Setup of run A:
==> flow/design.v <==
module fpu #(
    parameter DATA_WIDTH = 32,
    parameter INST_WIDTH = 1
)(
    input                   i_clk,
    input                   i_rst_n,
    input  [DATA_WIDTH-1:0] i_data_a,
    input  [DATA_WIDTH-1:0] i_data_b,
    input  [INST_WIDTH-1:0] i_inst,
    input                   i_valid,
    output [DATA_WIDTH-1:0] o_data,
    output                  o_valid
);
    reg [DATA_WIDTH-1:0] o_data_r, o_data_w; 
    reg                  o_valid_r, o_valid_w;
    wire [30:23]          i_expo_a, i_expo_b;
    wire [22:0]           i_frag_a, i_frag_b;
    reg [30:23]           i_expo_sub;
    reg [30:23]           o_expo;
    wire                  i_sign_a, i_sign_b;
    reg [46:0]            i_frag_aa, i_frag_bb;
    reg [23:0]            i_frag_a1, i_frag_b1;
    reg [46:0]            i_frag_af, i_frag_bf;
    reg [47:0]            i_frag_o, i_frag_ma, i_frag_mb;
    reg [22:0]            i_frag_oo;
    assign o_data = o_data_r;   
    assign o_valid = o_valid_r;
    assign i_expo_a = i_data_a[30:23];
    assign i_expo_b = i_data_b[30:23];
    assign i_frag_a = i_data_a[22:0];
    assign i_frag_b = i_data_b[22:0];
    assign i_sign_a = i_data_a[DATA_WIDTH-1];
    assign i_sign_b = i_data_b[DATA_WIDTH-1];
    always @(*) begin
        i_expo_sub = 8'd0;
        o_expo     = 8'd0;
        i_frag_aa  = 47'd0;
        i_frag_bb  = 47'd0;
        i_frag_a1  = 24'd0;
        i_frag_b1  = 24'd0;
        i_frag_af  = 47'd0;
        i_frag_bf  = 47'd0;
        i_frag_o   = 48'd0;
        i_frag_ma  = 48'd0;
        i_frag_mb  = 48'd0;
        i_frag_oo  = 23'd0;
        if (i_valid) begin     
            case (i_inst) 
                1'd0: begin   
                    i_frag_a1 = {1'b1, i_frag_a};
                    i_frag_b1 = {1'b1, i_frag_b};
                    if (i_expo_a > i_expo_b) begin 
                        i_expo_sub = i_expo_a - i_expo_b;
                        i_frag_bf = {i_frag_b1, 23'b0};
                        i_frag_bb = i_frag_bf >> i_expo_sub;
                        i_frag_aa = {i_frag_a1, 23'b0};
                        o_expo = i_expo_a;
                    end
                    else begin
                        i_expo_sub = i_expo_b - i_expo_a;
                        i_frag_af = {i_frag_a1, 23'b0};
                        i_frag_aa = i_frag_af >> i_expo_sub;
                        i_frag_bb = {i_frag_b1, 23'b0};
                        o_expo = i_expo_b;
                    end
                    if (i_sign_a ^ i_sign_b) begin                        
                        if (i_frag_aa > i_frag_bb) begin
                            i_frag_o = i_frag_aa - i_frag_bb;
                            o_data_w[DATA_WIDTH-1] = i_sign_a;
                        end
                        else begin
                            i_frag_o = i_frag_bb - i_frag_aa;
                            o_data_w[DATA_WIDTH-1] = i_sign_b;
                        end
                        if (i_frag_o[46] == 1) begin
                            if (i_frag_o[22] == 1)
                                o_data_w[22:0] = i_frag_o[45:23]+1;
                            else
                                o_data_w[22:0] = i_frag_o[45:23];
                            o_data_w[30:23] = o_expo;
                        end
                        else if (i_frag_o[45] == 1) begin
                            if (i_frag_o[21] == 1)
                                o_data_w[22:0] = i_frag_o[44:22]+1;
                            else
                                o_data_w[22:0] = i_frag_o[44:22];
                            o_data_w[30:23] = o_expo - 1;
                        end
                        else if (i_frag_o[44] == 1) begin
                            if (i_frag_o[20] == 1)
                                o_data_w[22:0] = i_frag_o[43:21]+1;
                            else
                                o_data_w[22:0] = i_frag_o[43:21];
                            o_data_w[30:23] = o_expo - 2;
                        end
                        else if (i_frag_o[43] == 1) begin
                            if (i_frag_o[19] == 1)
                                o_data_w[22:0] = i_frag_o[42:20]+1;
                            else
                                o_data_w[22:0] = i_frag_o[42:20];
                            o_data_w[30:23] = o_expo - 3;
                        end
                        else if (i_frag_o[42] == 1) begin
                            if (i_frag_o[18] == 1)
                                o_data_w[22:0] = i_frag_o[41:19]+1;
                            else
                                o_data_w[22:0] = i_frag_o[41:19];
                            o_data_w[30:23] = o_expo - 4;
                        end
                        else begin
                            o_data_w[22:0] = i_frag_o[39:17];
                            o_data_w[30:23] = o_expo;                               
                        end
                    end
                    else begin
                        i_frag_o = i_frag_aa + i_frag_bb;
                        if (i_frag_o[47] == 1) begin
                            if (i_frag_o[23] == 1)
                                o_data_w[22:0] = i_frag_o[46:24]+1;
                            else
                                o_data_w[22:0] = i_frag_o[46:24];
                            o_data_w[30:23] = o_expo + 1;
                        end
                        else if (i_frag_o[46] == 1) begin
                            if (i_frag_o[22] == 1)
                                o_data_w[22:0] = i_frag_o[45:23] + 1;
                            else
                                o_data_w[22:0] = i_frag_o[45:23];
                            o_data_w[30:23] = o_expo;
                        end
                        else begin
                            o_data_w[22:0] = i_frag_o[44:12];
                            o_data_w[30:23] = o_expo - 1;
                        end
                        o_data_w[DATA_WIDTH-1] = i_sign_a;
                    end
                    o_valid_w = 1;                    
                end
                1'd1: begin
                    o_expo = i_expo_a + i_expo_b - 127;
                    o_data_w[DATA_WIDTH-1] = i_sign_a ^ i_sign_b;
                    i_frag_ma[47:24] = 24'd0;
                    i_frag_ma[23] = 1;
                    i_frag_ma[22:0] = i_frag_a;
                    i_frag_mb[47:24] = 24'd0;
                    i_frag_mb[23] = 1;
                    i_frag_mb[22:0] = i_frag_b;
                    i_frag_o = i_frag_ma * i_frag_mb;
                    if (i_frag_o[22] && i_frag_o[21]) begin
                        i_frag_o[47:23] = i_frag_o[47:23] + 1;
                    end
                    else if (i_frag_o[22] && ~i_frag_o[21]) begin 
                        i_frag_o[20] = |i_frag_o[20:0]? 1 : 0;  
                        if (i_frag_o[20] == 1)
                            i_frag_o[47:23] = i_frag_o[47:23] + 1;
                        else if (i_frag_o[23] == 1)
                            i_frag_o[47:23] = i_frag_o[47:23] + 1;
                    end
                    if (i_frag_o[47] || ~i_frag_o[46]) begin
                        if (i_frag_o[47]) begin
                            i_frag_o = i_frag_o >> 1;
                            o_expo = o_expo + 1;   
                        end  
                        if (i_frag_o[22] && i_frag_o[21]) begin
                            i_frag_o[47:23] = i_frag_o[47:23] + 1;
                        end
                        else if (i_frag_o[22] && ~i_frag_o[21]) begin 
                            i_frag_o[20] = |i_frag_o[20:0]? 1 : 0;  
                            if (i_frag_o[20] == 1)
                                i_frag_o[47:23] = i_frag_o[47:23] + 1;
                            else if (i_frag_o[23] == 1)
                                i_frag_o[47:23] = i_frag_o[47:23] + 1;
                        end
                    end
                    o_data_w[22:0] = i_frag_o[45:23];
                    o_data_w[30:23] = o_expo;
                    o_valid_w = 1;    
                end
                default: begin
                    o_data_w     = 0;
                    o_valid_w    = 1;  
                end  
            endcase
        end else begin
            o_data_w     = 0; 
            o_valid_w    = 0;  
        end
    end
    always @(posedge i_clk or negedge i_rst_n) begin
        if(~i_rst_n) begin    
            o_data_r <= 0;
            o_valid_r <= 0;
        end else begin
            o_data_r <= o_data_w;
            o_valid_r <= o_valid_w;
        end
    end
endmodule
==> flow/config.mk <==
export PLATFORM = sky130hd
export DESIGN_NAME = fpu
export DESIGN_NICKNAME = fpu
export VERILOG_FILES = /design/flow/design.v
export SDC_FILE = /design/flow/constraint.sdc
export NUM_CORES = 4
export LEC_CHECK = 0
export CAP_MARGIN = 20
export CORE_MARGIN = 10
export CORE_UTILIZATION = 46
export CTS_CLUSTER_DIAMETER = 272
export CTS_CLUSTER_SIZE = 96
export HOLD_SLACK_MARGIN = 0.06
export MIN_ROUTING_LAYER = met1
export PLACE_DENSITY = 0.42
export SETUP_SLACK_MARGIN = -1.51
export SLEW_MARGIN = 25
export TNS_END_PERCENT = 5
==> flow/constraint.sdc <==
create_clock -name core_clock -period 21.5 [get_ports {i_clk}]
set_input_delay 4.3000 -clock core_clock [delete_from_list [all_inputs] [get_ports {i_clk}]]
set_output_delay 4.3000 -clock core_clock [all_outputs]
set_load 0.01 [all_outputs]
run.sh (not shown) runs the stock make flow with config.mk's settings and CLKGATE_MAP_FILE=.
Edits applied to the flow inputs when going from run A to run B:
# run A
export LEC_CHECK = 0
export CAP_MARGIN = 20
export CORE_MARGIN = 10
export CORE_UTILIZATION = 46
export CTS_CLUSTER_DIAMETER = 272
export CTS_CLUSTER_SIZE = 96
export HOLD_SLACK_MARGIN = 0.06
export MIN_ROUTING_LAYER = met1
export PLACE_DENSITY = 0.42
export SETUP_SLACK_MARGIN = -1.51
export SLEW_MARGIN = 25
export TNS_END_PERCENT = 5
create_clock -name core_clock -period 21.5 [get_ports {i_clk}]
# run B
export LEC_CHECK = 0
export CAP_MARGIN = 20
export CORE_ASPECT_RATIO = 0.5
export CORE_MARGIN = 5
export CORE_UTILIZATION = 46
export CTS_CLUSTER_DIAMETER = 272
export CTS_CLUSTER_SIZE = 96
export HOLD_SLACK_MARGIN = 0.06
export MIN_ROUTING_LAYER = met1
export PLACE_DENSITY = 0.42
export SETUP_SLACK_MARGIN = -1.51
export SLEW_MARGIN = 25
export TNS_END_PERCENT = 5
create_clock -name core_clock -period 21.5 [get_ports {i_clk}]
[summary]
Run B: all stages complete, timing, DRC and antenna checks passed. Sort run A and run B by arrival time at the worst endpoint, ascending, and run A comes first. In the tables for run A and run B, number of buffers outside the clock class in the layout reads lower with run B. Summary of run B over run A: floorplan core area roughly the same; met1 track demand over resource increased 9.7 points.
Inputs modified between run B and run C:
# run B
export LEC_CHECK = 0
export CAP_MARGIN = 20
export CORE_ASPECT_RATIO = 0.5
export CORE_MARGIN = 5
export CORE_UTILIZATION = 46
export CTS_CLUSTER_DIAMETER = 272
export CTS_CLUSTER_SIZE = 96
export HOLD_SLACK_MARGIN = 0.06
export MIN_ROUTING_LAYER = met1
export PLACE_DENSITY = 0.42
export SETUP_SLACK_MARGIN = -1.51
export SLEW_MARGIN = 25
export TNS_END_PERCENT = 5
create_clock -name core_clock -period 21.5 [get_ports {i_clk}]
# run C
export LEC_CHECK = 0
export CAP_MARGIN = 20
export CORE_MARGIN = 2
export CORE_UTILIZATION = 11
export SLEW_MARGIN = 20
create_clock -name core_clock -period 17.3 [get_ports {i_clk}]
Results
Between run B and run C, cell area after layout is higher for run C, run B comes in under that. Going from run B to run C, utilization lost 36 points; final wirelength rose 10%; via density per instance decreased by about 37% relative to the old numbers. Run C vs. run B: adder and majority gate portion of the synthesized area ~0 delta, via count of the first global-routing pass went up 1319. Per the comparison of run C with run B, wire length on met2 +about 26%, multi-input logic cell count held.
Here is what was changed in the inputs of run D compared with run C.
# run C
export LEC_CHECK = 0
export CAP_MARGIN = 20
export CORE_MARGIN = 2
export CORE_UTILIZATION = 11
export SLEW_MARGIN = 20
create_clock -name core_clock -period 17.3 [get_ports {i_clk}]
# run D
export LEC_CHECK = 0
export CAP_MARGIN = 20
export CORE_MARGIN = 2
export CORE_UTILIZATION = 50
export SETUP_SLACK_MARGIN = 2.23
export SLEW_MARGIN = 20
create_clock -name core_clock -period 7.67 [get_ports {i_clk}]
### Flow results
Compared run C against run D; area fraction in mux cells within noise. Compared with run C, run D improves die area. To summarise run D: no stage aborted, but the layout did not pass its checks, failing on setup timing. Run D ended up with a lower sequential share of layout area than run C did.
